## alpha
Design can_node, start of the top module:
module can_node (
    input  wire        clk,
    input  wire        rst,
    input  wire        tx_sig,
    output wire        tx_can_tx,
    output wire        tx_rst_n,
    output wire        tx_led,
    output wire [14:0] tx_crc_reg,
    output wire [3:0]  tx_dlc,
    output wire [10:0] tx_id,
    output wire [3:0]  tx_current_state,
    output wire [15:0] tx_bit_counter,
    output wire [63:0] tx_data,
    output wire        tx_send_frame,
    output wire        tx_sending_frame,
    output wire        tx_idle,
    input  wire        rx_can_rx_buf,
    output wire        rx_SOF_detected,
    output wire        rx_receiving_frame,
    output wire        rx_can_rx,
    output wire [10:0] rx_id_rx,
    output wire [3:0]  rx_dlc_rx,
    output wire [63:0] rx_crc_rx,
    output wire [63:0] rx_data_rx,
    output wire [3:0]  rx_current_state,
    output wire [31:0] rx_state_ascii,
    output wire        rx_red,
    output wire        rx_green,
    output wire        rx_blue,
    output wire        rx_debug_led,
    output wire [15:0] rx_bit_counter,
    output wire        rx_frame_valid
);
Size in the first run: roughly 1800 cells after synthesis, ~220 flip-flops, ~330 I/O pins.
Settings: LEC_CHECK=0, ABC_AREA=0, CAP_MARGIN=20, CELL_PAD_IN_SITES_GLOBAL_PLACEMENT=2, CORE_MARGIN=3, CORE_UTILIZATION=47, HOLD_SLACK_MARGIN=-0.1, MAX_ROUTING_LAYER=met4, SLEW_MARGIN=30; clock period 3.36 ns.
run.sh (not shown) runs the stock make flow with config.mk's settings and CLKGATE_MAP_FILE=.
alpha terminated abnormally: global placement reported GPL-0301.
Input changes introduced in beta (baseline for comparison: alpha):
Settings: CTS_CLUSTER_DIAMETER newly set to 44; HOLD_SLACK_MARGIN removed (was -0.1); MAX_ROUTING_LAYER removed (was met4); ABC_AREA changed from 0 to 1; CORE_MARGIN changed from 3 to 2; CTS_CLUSTER_SIZE newly set to 22; CELL_PAD_IN_SITES_GLOBAL_PLACEMENT removed (was 2); SLEW_MARGIN changed from 30 to 20; PLACE_DENSITY newly set to 0.35; CORE_UTILIZATION changed from 47 to 72; the clock period (ns, I/O delays scaled along) changed from 3.36 to 2.45.
==> results <==
- beta did not run to completion, as it errored out during detailed placement.
- Mux cell area share after synthesis: beta vs alpha down 3.1 points
- Per the comparison of beta with alpha, count of instantiated cells in the yosys netlist rose by 573; vertical die size fell by about 16%.
- beta ended up with a lower post-synthesis average cell area than alpha did.

exp/ember:
can_node again, from the RTL that the note above started with.
clock: 7.0 ns
lec_check: 0
abc_area: 1
cap_margin: 35
core_aspect_ratio: 0.54
core_margin: 2
core_utilization: 42
cts_cluster_size: 93
gpl_routability_driven: 1
max_routing_layer: met5
min_routing_layer: met2
setup_slack_margin: 1.13
slew_margin: 20
exp/ember went all the way through synthesis, placement and routing and the layout is clean on timing, DRC and antenna.
> inputs changed (exp/ember -> exp/raven)
Settings: MIN_ROUTING_LAYER no longer set, was met2; GPL_ROUTABILITY_DRIVEN no longer set, was 1; CTS_CLUSTER_SIZE now 96, was 93; SETUP_SLACK_MARGIN now -0.28, was 1.13; MAX_ROUTING_LAYER no longer set, was met5; CORE_ASPECT_RATIO no longer set, was 0.54; CAP_MARGIN now 20, was 35; CTS_CLUSTER_DIAMETER now 400, previously not set; CORE_UTILIZATION now 72, was 42; PLACE_DENSITY now 0.42, previously not set; the clock period (ns, I/O delays scaled along) now 3.4, was 7.0.
--- outcome ---
Against exp/ember, exp/raven comes in 31 points higher on initial core utilization.
Of exp/raven and exp/ember, it is exp/raven that has the lower minimum setup slack after placement.
The run showing the greater number of setup buffers added after CTS is exp/raven.
As far as post-synthesis share of cell area spent on xor and xnor gates goes, exp/raven and exp/ember are indistinguishable; the numbers are identical.
exp/raven failed in global routing (5_1_grt) with DPL-0038.
Comparing exp/ember against exp/raven, there is no change at all in total of buffers placed on input and output ports.
Diff exp/raven..exp/ember | mapped cell area | unchanged
Summary: with exp/ember as the reference, placement row count in exp/raven moved up by a few percent.
Taking exp/raven over exp/ember, the placed wire-length estimate ratio works out to 0.871.
| die height | exp/raven vs exp/ember | 3.8% higher |
Input-level comparison between exp/quartz and exp/raven:
Settings: PLACE_DENSITY no longer set, was 0.42; SETUP_SLACK_MARGIN no longer set, was -0.28; CTS_CLUSTER_DIAMETER no longer set, was 400; CORE_UTILIZATION now 40, was 72; ABC_AREA no longer set, was 1; CTS_CLUSTER_SIZE no longer set, was 96; the clock period (ns, I/O delays scaled along) now 5.76, was 3.4.
[summary]
Between exp/raven and exp/quartz, the die area is higher for exp/quartz. exp/quartz did not stop at any stage, and its layout met the timing, DRC and antenna checks. Against exp/raven, exp/quartz reports a post-placement worst setup slack that is higher. Delta (exp/quartz minus exp/raven): synthesized cell count down about 24%, x dimension of the die up 28%.
Relative to exp/quartz, the following input files were edited for exp/sierra:
Settings: setting ABC_AREA to 0 for the first time; changing CORE_UTILIZATION from 40 to 72; setting TNS_END_PERCENT to 20 for the first time; setting PLACE_DENSITY to 0.38 for the first time; changing the clock period (ns, I/O delays scaled along) from 5.76 to 4.87.
==> comparison <==
The final layout from exp/sierra, which completed every stage, passed the timing, DRC and antenna checks at the end of the flow.
Area after synthesis: exp/sierra vs exp/quartz identical
Compared with exp/quartz, exp/sierra shows proportion of cell area occupied by multi-input gates higher by 0.83 points.
Taking exp/quartz as 1.0, exp/sierra lands at 1.11 on total via count in the routed design.
Maximum number of pins on one net before global-route repair in exp/sierra vs exp/quartz: up 9
Sequential share of layout area: exp/sierra > exp/quartz

Starting RTL as in the previous note.
export LEC_CHECK = 0
export CAP_MARGIN = 20
export CORE_MARGIN = 2
export CORE_UTILIZATION = 40
export SLEW_MARGIN = 20
create_clock -name core_clock -period 7.0 [get_ports {clk}]
Next try:
CORE_UTILIZATION = 72   (was 40)
CTS_CLUSTER_DIAMETER = 337   (was unset)
CTS_CLUSTER_SIZE = 95   (was unset)
PLACE_DENSITY = 0.36   (was unset)
TNS_END_PERCENT = 15   (was unset)
clock period = 3.2 ns   (was 7.0 ns; I/O delays follow)
Effect:
- The new run failed in global routing
- die size fell by well over a third
- synthesized area stays the same
- synthesized cell count stays the same
Next try:
ABC_AREA = 1   (was unset)
CORE_UTILIZATION = 65   (was 72)
CTS_CLUSTER_DIAMETER = unset   (was 337)
CTS_CLUSTER_SIZE = 22   (was 95)
PLACE_DENSITY = unset   (was 0.36)
TNS_END_PERCENT = unset   (was 15)
clock period = 2.45 ns   (was 3.2 ns; I/O delays follow)
=> The changed run never finished: it broke off in global routing (GRT-0116); synthesized area came out higher by roughly a tenth; die area grows by about a fifth; synthesized cell count grows by a quarter to a third.
Next try:
CORE_UTILIZATION = 68   (was 65)
CTS_CLUSTER_SIZE = unset   (was 22)
clock period = 11.0 ns   (was 2.45 ns; I/O delays follow)
This time the run finished with timing, DRC and antenna clean. Die size shrinks by about 4.3%. Synthesized cell count does not change. Synthesized area does not change.
Next try:
ABC_AREA = unset   (was 1)
CORE_UTILIZATION = 69   (was 68)
CTS_CLUSTER_DIAMETER = 337   (was unset)
CTS_CLUSTER_SIZE = 95   (was unset)
PLACE_DENSITY = 0.36   (was unset)
TNS_END_PERCENT = 10   (was unset)
clock period = 3.2 ns   (was 11.0 ns; I/O delays follow)
=> The new run did not get past global routing with GRT-0232; die area came out lower by 9.6%; area after synthesis came out lower by 8.5%; synthesized cell count came out lower by 24%.
Next try:
ABC_AREA = 1   (was unset)
CORE_UTILIZATION = 72   (was 69)
CTS_CLUSTER_DIAMETER = unset   (was 337)
CTS_CLUSTER_SIZE = 73   (was 95)
PLACE_DENSITY = 0.38   (was 0.36)
SETUP_SLACK_MARGIN = 1.15   (was unset)
TNS_END_PERCENT = 20   (was 10)
clock period = 4.87 ns   (was 3.2 ns; I/O delays follow)
=> The changed run aborted during global routing with GRT-0232. Synthesized cell count rose by 32%. Area after synthesis increases by 9.3%. Die area grows by 4.6%.

## middle
can_node again, from the RTL that the note above started with.
// can_node
module can_node (
    input  wire        clk,
    input  wire        rst,
    input  wire        tx_sig,
    output wire        tx_can_tx,
    output wire        tx_rst_n,
    output wire        tx_led,
    output wire [14:0] tx_crc_reg,
    output wire [3:0]  tx_dlc,
    output wire [10:0] tx_id,
    output wire [3:0]  tx_current_state,
    output wire [15:0] tx_bit_counter,
    output wire [63:0] tx_data,
    output wire        tx_send_frame,
    output wire        tx_sending_frame,
    output wire        tx_idle,
    input  wire        rx_can_rx_buf,
    output wire        rx_SOF_detected,
    output wire        rx_receiving_frame,
    output wire        rx_can_rx,
    output wire [10:0] rx_id_rx,
    output wire [3:0]  rx_dlc_rx,
    output wire [63:0] rx_crc_rx,
    output wire [63:0] rx_data_rx,
    output wire [3:0]  rx_current_state,
    output wire [31:0] rx_state_ascii,
    output wire        rx_red,
    output wire        rx_green,
    output wire        rx_blue,
    output wire        rx_debug_led,
    output wire [15:0] rx_bit_counter,
    output wire        rx_frame_valid
);
make LEC_CHECK=0 ABC_AREA=1 CAP_MARGIN=20 CORE_ASPECT_RATIO=0.86 CORE_MARGIN=2 CORE_UTILIZATION=40 CTS_CLUSTER_SIZE=28 GPL_TIMING_DRIVEN=1 HOLD_SLACK_MARGIN=0.01 MAX_ROUTING_LAYER=met4 MIN_ROUTING_LAYER=met2 SETUP_SLACK_MARGIN=1.87 SLEW_MARGIN=30 finish   # period 7.02 ns
middle | status: complete | timing, DRC, antenna: pass
Input-level comparison between south and middle:
==> flow/config.mk <==
export PLATFORM = sky130hd
export DESIGN_NAME = can_node
export DESIGN_NICKNAME = can_node
export VERILOG_FILES = /design/flow/design.v
export SDC_FILE = /design/flow/constraint.sdc
export NUM_CORES = 4
export LEC_CHECK = 0
export CAP_MARGIN = 20
export CORE_MARGIN = 2
export CORE_UTILIZATION = 49
export SLEW_MARGIN = 20
==> flow/constraint.sdc <==
create_clock -name core_clock -period 5.76 [get_ports {clk}]
set_input_delay 1.1520 -clock core_clock [delete_from_list [all_inputs] [get_ports {clk}]]
set_output_delay 1.1520 -clock core_clock [all_outputs]
set_load 0.01 [all_outputs]
Notes after the runs:
Taking south as 1.0, middle lands at 1.3 on sum of routed wire length over all layers. For die size, dividing the value from middle by the value from south gives 1.3. middle was routed with more vias than south. Against middle, power density normalized to cell area in south fell by a little under 10%. On clock power, middle and south are neck and neck.

== job 7432 ==
can_node again, from the RTL that the note above started with.
make LEC_CHECK=0 ABC_AREA=1 CAP_MARGIN=20 CELL_PAD_IN_SITES_GLOBAL_PLACEMENT=2 CORE_MARGIN=3 CORE_UTILIZATION=42 MAX_ROUTING_LAYER=met4 SLEW_MARGIN=30 finish   # period 3.36 ns
Job 7432 ran in full, but the layout does not pass; the checks complain about negative setup slack.
The following lists how job 6057 was set up differently from job 7432:
- CORE_MARGIN: 3 -> 2
- PLACE_DENSITY: unset -> 0.65
- MAX_ROUTING_LAYER: met4 -> unset
- SLEW_MARGIN: 30 -> 20
- ABC_AREA: 1 -> unset
- CELL_PAD_IN_SITES_GLOBAL_PLACEMENT: 2 -> unset
- CORE_UTILIZATION: 42 -> 70
- CTS_CLUSTER_DIAMETER: unset -> 321
- TNS_END_PERCENT: unset -> 5
- the clock period (ns, I/O delays scaled along): 3.36 -> 4.73
### Flow results
Job 6057 finished end to end and its layout was clean on timing, DRC and antenna. Lower number of instances resized during post-cts repair goes to job 6057 over job 7432. Going from job 7432 to job 6057, the clock period minus worst slack was found to have gone up by 0.72 ns. Net switching component of the power (lower): job 6057. Delta (job 6057 minus job 7432): wire length moved down, cell area after synthesis moved down. The combinational power in job 6057 was lower than what job 7432 gave. Looking at power group with the highest consumption, the combinational logic result is from job 7432; the the clock network one comes from job 6057.
Modified inputs, job 6283 compared to job 6057
- an added SETUP_SLACK_MARGIN of 1.15
- a change of CORE_UTILIZATION from 70 to 68
- an added CTS_CLUSTER_SIZE of 33
- a deleted PLACE_DENSITY that had been 0.65
- a change of CTS_CLUSTER_DIAMETER from 321 to 51
- a change of the clock period (ns, I/O delays scaled along) from 4.73 to 4.14
## What came out
Job 6283 never completed; the flow aborted with a tool error in global routing (5_1_grt). Comparing job 6283 against job 6057, there is no change at all in count of clock tree sinks. As far as summed standard-cell area reported by yosys goes, job 6283 and job 6057 are indistinguishable; the numbers are identical. Weighted congestion at the end of routability-driven global placement ended up 0.059 lower on job 6283 than on job 6057. Taking job 6057 as the reference point, the fraction of the core area occupied by cells at floorplan of job 6283 falls by 0.92 points. Against job 6057, job 6283 reports a post-cts gate resize count that is higher. Total of buffers placed on input and output ports across job 6283 and job 6057: no real change. Relative to job 6057, job 6283 degrades placed wire-length estimate after detailed placement. For the area enclosed by the die boundary, job 6283 came in 2.9% higher than job 6057 did. The final reports for job 6283 and job 6057 show total instance count after detailed placement higher in the former. Re maximum count of clock buffers along a single path: no difference whatsoever between job 6283 and job 6057. Compared with job 6057, job 6283 shows die extent in y higher by 1.4%.
Modified inputs, job 513 compared to job 6283
- SETUP_SLACK_MARGIN no longer set, was 1.15
- CTS_CLUSTER_DIAMETER no longer set, was 51
## What came out
What the final checks of job 513 revealed, after a flow that finished every stage, was a layout that fails on negative setup slack. As far as total cell area reported by yosys after synthesis goes, job 6283 and job 513 are indistinguishable; the numbers are identical. Count of cells resized by post-cts repair shrinks by more than half when moving from job 6283 to job 513. On total placed cells including tap cells: job 513 sits below job 6283.
Changes in job 5141 relative to job 513:
- SETUP_SLACK_MARGIN now 1.15, previously not set
- CTS_CLUSTER_DIAMETER now 258, previously not set
## What came out
The flow ended early for job 5141: it failed with a tool error in global routing (5_1_grt).
Job 513 → job 5141: fraction of the mapped netlist area in simple logic gates has remained practically unchanged, post-place instance area higher, synthesized instance count held, number of enable-type register cells in the synthesized netlist comparable.

Starting RTL as in the previous note.
==> flow/design.v (excerpt) <==
module can_node (
    input  wire        clk,
    input  wire        rst,
    input  wire        tx_sig,
    output wire        tx_can_tx,
    output wire        tx_rst_n,
    output wire        tx_led,
    output wire [14:0] tx_crc_reg,
    output wire [3:0]  tx_dlc,
    output wire [10:0] tx_id,
    output wire [3:0]  tx_current_state,
    output wire [15:0] tx_bit_counter,
    output wire [63:0] tx_data,
    output wire        tx_send_frame,
    output wire        tx_sending_frame,
    output wire        tx_idle,
    input  wire        rx_can_rx_buf,
    output wire        rx_SOF_detected,
    output wire        rx_receiving_frame,
    output wire        rx_can_rx,
    output wire [10:0] rx_id_rx,
    output wire [3:0]  rx_dlc_rx,
    output wire [63:0] rx_crc_rx,
    output wire [63:0] rx_data_rx,
    output wire [3:0]  rx_current_state,
    output wire [31:0] rx_state_ascii,
    output wire        rx_red,
    output wire        rx_green,
    output wire        rx_blue,
    output wire        rx_debug_led,
    output wire [15:0] rx_bit_counter,
    output wire        rx_frame_valid
);
export LEC_CHECK = 0
export ABC_AREA = 0
export CAP_MARGIN = 20
export CORE_ASPECT_RATIO = 0.86
export CORE_MARGIN = 10
export CORE_UTILIZATION = 40
export CTS_CLUSTER_SIZE = 28
export GPL_ROUTABILITY_DRIVEN = 0
export GPL_TIMING_DRIVEN = 0
export HOLD_SLACK_MARGIN = 0.01
export MAX_ROUTING_LAYER = met4
export MIN_ROUTING_LAYER = met2
export SETUP_SLACK_MARGIN = 1.87
export SLEW_MARGIN = 20
export TNS_END_PERCENT = 20
create_clock -name core_clock -period 7.02 [get_ports {clk}]
The baseline produced a layout that fails on DRC.
Edit:
==> flow/config.mk (replaced) <==
export PLATFORM = sky130hd
export DESIGN_NAME = can_node
export DESIGN_NICKNAME = can_node
export VERILOG_FILES = /design/flow/design.v
export SDC_FILE = /design/flow/constraint.sdc
export NUM_CORES = 4
export LEC_CHECK = 0
export CAP_MARGIN = 20
export CORE_MARGIN = 2
export CORE_UTILIZATION = 40
export GPL_TIMING_DRIVEN = 0
export MAX_ROUTING_LAYER = met4
export MIN_ROUTING_LAYER = met2
export SLEW_MARGIN = 10
==> flow/constraint.sdc (replaced) <==
create_clock -name core_clock -period 8.11 [get_ports {clk}]
set_input_delay 1.6220 -clock core_clock [delete_from_list [all_inputs] [get_ports {clk}]]
set_output_delay 1.6220 -clock core_clock [all_outputs]
set_load 0.01 [all_outputs]
=>
- This time the run passed the timing, DRC and antenna checks
- clock-buffer cell count came out higher by 4
- cell count stays flat
- worst setup slack loses 0.42 ns
- sequential cell count is unchanged
Edit:
--- a/flow/config.mk
+++ b/flow/config.mk
@@ -7,8 +7,9 @@
 export LEC_CHECK = 0
-export CAP_MARGIN = 20
+export CAP_MARGIN = 10
+export CORE_ASPECT_RATIO = 0.54
 export CORE_MARGIN = 2
 export CORE_UTILIZATION = 40
-export GPL_TIMING_DRIVEN = 0
+export GPL_ROUTABILITY_DRIVEN = 0
 export MAX_ROUTING_LAYER = met4
-export MIN_ROUTING_LAYER = met2
-export SLEW_MARGIN = 10
+export SETUP_SLACK_MARGIN = 1.94
+export SLEW_MARGIN = 20
==> flow/constraint.sdc (replaced) <==
create_clock -name core_clock -period 7.0 [get_ports {clk}]
set_input_delay 1.4000 -clock core_clock [delete_from_list [all_inputs] [get_ports {clk}]]
set_output_delay 1.4000 -clock core_clock [all_outputs]
set_load 0.01 [all_outputs]
Hold slack barely changes.
Worst setup slack gains 0.62 ns.
Global-route usage came out lower by 18 points.
Non-clock buffer count came out lower by 194.
Edit:
==> flow/config.mk (replaced) <==
export PLATFORM = sky130hd
export DESIGN_NAME = can_node
export DESIGN_NICKNAME = can_node
export VERILOG_FILES = /design/flow/design.v
export SDC_FILE = /design/flow/constraint.sdc
export NUM_CORES = 4
export LEC_CHECK = 0
export ABC_AREA = 0
export CAP_MARGIN = 20
export CELL_PAD_IN_SITES_GLOBAL_PLACEMENT = 0
export CORE_MARGIN = 2
export CORE_UTILIZATION = 70
export MAX_ROUTING_LAYER = met4
export PLACE_DENSITY_LB_ADDON = 0.28
export SLEW_MARGIN = 30
==> flow/constraint.sdc (replaced) <==
create_clock -name core_clock -period 4.36 [get_ports {clk}]
set_input_delay 0.8720 -clock core_clock [delete_from_list [all_inputs] [get_ports {clk}]]
set_output_delay 0.8720 -clock core_clock [all_outputs]
set_load 0.01 [all_outputs]
This time the run finished but fails on setup timing.
Area after synthesis does not change.
Worst setup slack got worse by 2.3 ns.
Combinational power increases by well over a third.
Utilization increases by 40 points.
Power increases by well over a third.
Synthesized cell count does not change.
Power figures rest on the tool's default switching activity, not on a simulated workload.
